// complex_mean_square
module complex_mean_square (
    input wire i_clk,
    input wire i_arst,
    input wire i_en,
    input wire [2:0] i_log2_samples,
    input wire        i_valid,
    input wire [31:0] i_y,
    input wire [31:0] i_y_hat,
    output reg        o_valid,
    output reg [63:0] o_data
);
Size: roughly 4,100 cells after synthesis, about 87 flip-flops, ~140 I/O pins.
Settings: LEC_CHECK=0, CAP_MARGIN=20, CORE_MARGIN=2, CORE_UTILIZATION=72, HOLD_SLACK_MARGIN=-0.08, MAX_ROUTING_LAYER=met4, SLEW_MARGIN=20; clock period 9.57 ns.
run.sh (not shown) runs the stock make flow with config.mk's settings and CLKGATE_MAP_FILE=.
The starting point aborted during 5_1_grt with GRT-0232.
==> next run, changes <==
Settings changed: CORE_UTILIZATION 72 to 24, HOLD_SLACK_MARGIN -0.08 to default, MAX_ROUTING_LAYER met4 to default.
Clock period 9.57 ns to 13.1 ns, I/O delays scaled along.
Result: The new run went through all stages and came out clean; synthesized cell count stays the same; die size grows to 3.0 times its value; area after synthesis stays the same.
==> next run, changes <==
Settings changed: CORE_UTILIZATION 24 to 10.
Clock period 13.1 ns to 14.3 ns, I/O delays scaled along.
- The new run passed the timing, DRC and antenna checks
- first-iteration DRC count falls by 8.0%
- design area goes up by 8.4%
- final cell count rises by 45%
- worst hold slack is better by 0.0058 ns
==> next run, changes <==
Settings changed: CORE_UTILIZATION 10 to 59, SETUP_SLACK_MARGIN from default to 2.65.
Clock period 14.3 ns to 9.9 ns, I/O delays scaled along.
Effect: The new run finished with setup timing left. Global-route usage rose by 28 points. Setup slack got worse by 1.8 ns. Sequential share of layout area fell by 0.23 points. Critical path depth falls by 4. Register-to-register slack gets worse by 3.9 ns. Routed wire length goes down by 16%. Final area came out higher by 5.0%.


## build 59
Starting RTL as in the previous note.
==> flow/config.mk <==
export PLATFORM = sky130hd
export DESIGN_NAME = complex_mean_square
export DESIGN_NICKNAME = complex_mean_square
export VERILOG_FILES = /design/flow/design.v
export SDC_FILE = /design/flow/constraint.sdc
export NUM_CORES = 4
export LEC_CHECK = 0
export ABC_AREA = 1
export CAP_MARGIN = 20
export CORE_MARGIN = 2
export CORE_UTILIZATION = 72
export CTS_CLUSTER_DIAMETER = 192
export CTS_CLUSTER_SIZE = 10
export SETUP_SLACK_MARGIN = 0.8
export SLEW_MARGIN = 40
==> flow/constraint.sdc <==
create_clock -name core_clock -period 5.59 [get_ports {i_clk}]
set_input_delay 1.1180 -clock core_clock [delete_from_list [all_inputs] [get_ports {i_clk}]]
set_output_delay 1.1180 -clock core_clock [all_outputs]
set_load 0.01 [all_outputs]
Flow for build 59 halted at global routing, error code GRT-0116.
Input changes introduced in build 78 (baseline for comparison: build 59):
- CORE_UTILIZATION now 57, was 72
- CTS_CLUSTER_DIAMETER no longer set, was 192
- SLEW_MARGIN now 20, was 40
- ABC_AREA no longer set, was 1
- SETUP_SLACK_MARGIN no longer set, was 0.8
- CTS_CLUSTER_SIZE no longer set, was 10
- the clock period (ns, I/O delays scaled along) now 5.26, was 5.59
--- outcome ---
Status build 78: flow complete, layout not clean - negative setup slack
What build 78 reported for final weighted congestion in routability-driven placement has to be multiplied by 1.06 to get the figure for build 59.
Fraction of synthesized cell area in xor and xnor cells (build 78 over build 59): increase, 1.7 points
Between build 59 and build 78, the final HPWL from detailed placement is higher for build 59.
Summary of build 78 over build 59: number of rows created at floorplan increased 9, post-cts resize count now sits lower.
Changes observed in build 78 relative to build 59: area reported by Yosys stat went down, cell count in the Yosys report went down, synthesized cell count went down, post-CTS setup buffer count went down, floorplan die area went up.
AND-OR/OR-AND share of the synthesized area, build 59 and build 78: lower on build 59
--- input diff build 78..build 79 ---
- changing CORE_UTILIZATION from 57 to 40
- changing the clock period (ns, I/O delays scaled along) from 5.26 to 13.1
==> results <==
Build 79 completed; timing, DRC and antenna clean. In the flow results for build 79 and build 78, the area growth from synthesis to layout is larger on build 78. In the flow results for build 79 and build 78, the sequential share of layout area is smaller on build 78. Per the comparison of build 79 with build 78, cell total after placement moved down; critical path data arrival time moved up; utilization of the core after routing moved down; number of sinks on the clock net level. As far as boundary pin count goes, build 78 and build 79 are indistinguishable; the numbers are identical. Diff build 78 -> build 79: setup slack after layout went up; pre-CTS setup slack went up; number of setup buffers added after CTS went down. The final reports for build 79 and build 78 show met1 demand-to-capacity share in global routing lower in the former.
--- input diff build 79..build 24 ---
- CTS_CLUSTER_SIZE newly set to 98
- TNS_END_PERCENT newly set to 10
- CORE_UTILIZATION changed from 40 to 64
- the clock period (ns, I/O delays scaled along) changed from 13.1 to 5.26
To summarise build 24: no stage aborted, but the layout did not pass its checks, failing on negative setup slack. Core utilization: build 24 and build 79 compared, lower one is build 79. The synthesized cell count of build 24 and that of build 79 are within noise of each other.
Edits applied to the flow inputs when going from build 24 to build 4:
- changing CTS_CLUSTER_SIZE from 98 to 99
- changing CORE_UTILIZATION from 64 to 72
- removing TNS_END_PERCENT (formerly 10)
- changing the clock period (ns, I/O delays scaled along) from 5.26 to 7.39
==> comparison <==
- Completing all stages was not enough for build 24: its layout failed the final checks because of negative setup slack.
- Build 4 got as far as global routing, where a tool error ended the run.
- Build 4: die height is 5.6% lower than what build 24 reported.
- In terms of area fraction in full adders, half adders and majority gates, build 24 and build 4 differ only marginally.
- Build 4 vs build 24 — count of placed standard cells including taps dropped by a few percent
- [compare] base=build 24 new=build 4: synthesis-stage register bit count ~0 delta, instance area after placement -about 0.4%.
- Changes observed in build 4 relative to build 24: last weighted congestion value of the routability-driven placer dropped 0.031, register share after synthesis was more or less identical, share of the core filled by cells before placement went up, AND-OR/OR-AND share of the synthesized area now sits at about the same level, die area fell by 11%.
- Build 4 ended up with a higher number of instances resized during post-cts repair than build 24 did.
Input changes introduced in build 90 (baseline for comparison: build 4):
- changing CORE_UTILIZATION from 72 to 70
- removing CTS_CLUSTER_SIZE (formerly 99)
- setting MAX_ROUTING_LAYER to met4 for the first time
- changing the clock period (ns, I/O delays scaled along) from 7.39 to 11.1
Results
Build 90 had finished all stages when the layout checks came back failing, citing negative setup slack. Build 90 vs. build 4: die extent in x increased by about 1.4% relative to the old numbers; fraction of the core area occupied by cells at floorplan decreased by 2.7 points relative to the old numbers; placeable core region increased by about 4% relative to the old numbers; synthesized cell count closely matched the old numbers; placed wire-length estimate after detailed placement decreased by about 8% relative to the old numbers. The number of cells upsized or downsized after cts in build 90 is 0.45 times that in build 4. Build 90 ends up with higher chip footprint than build 4 does.
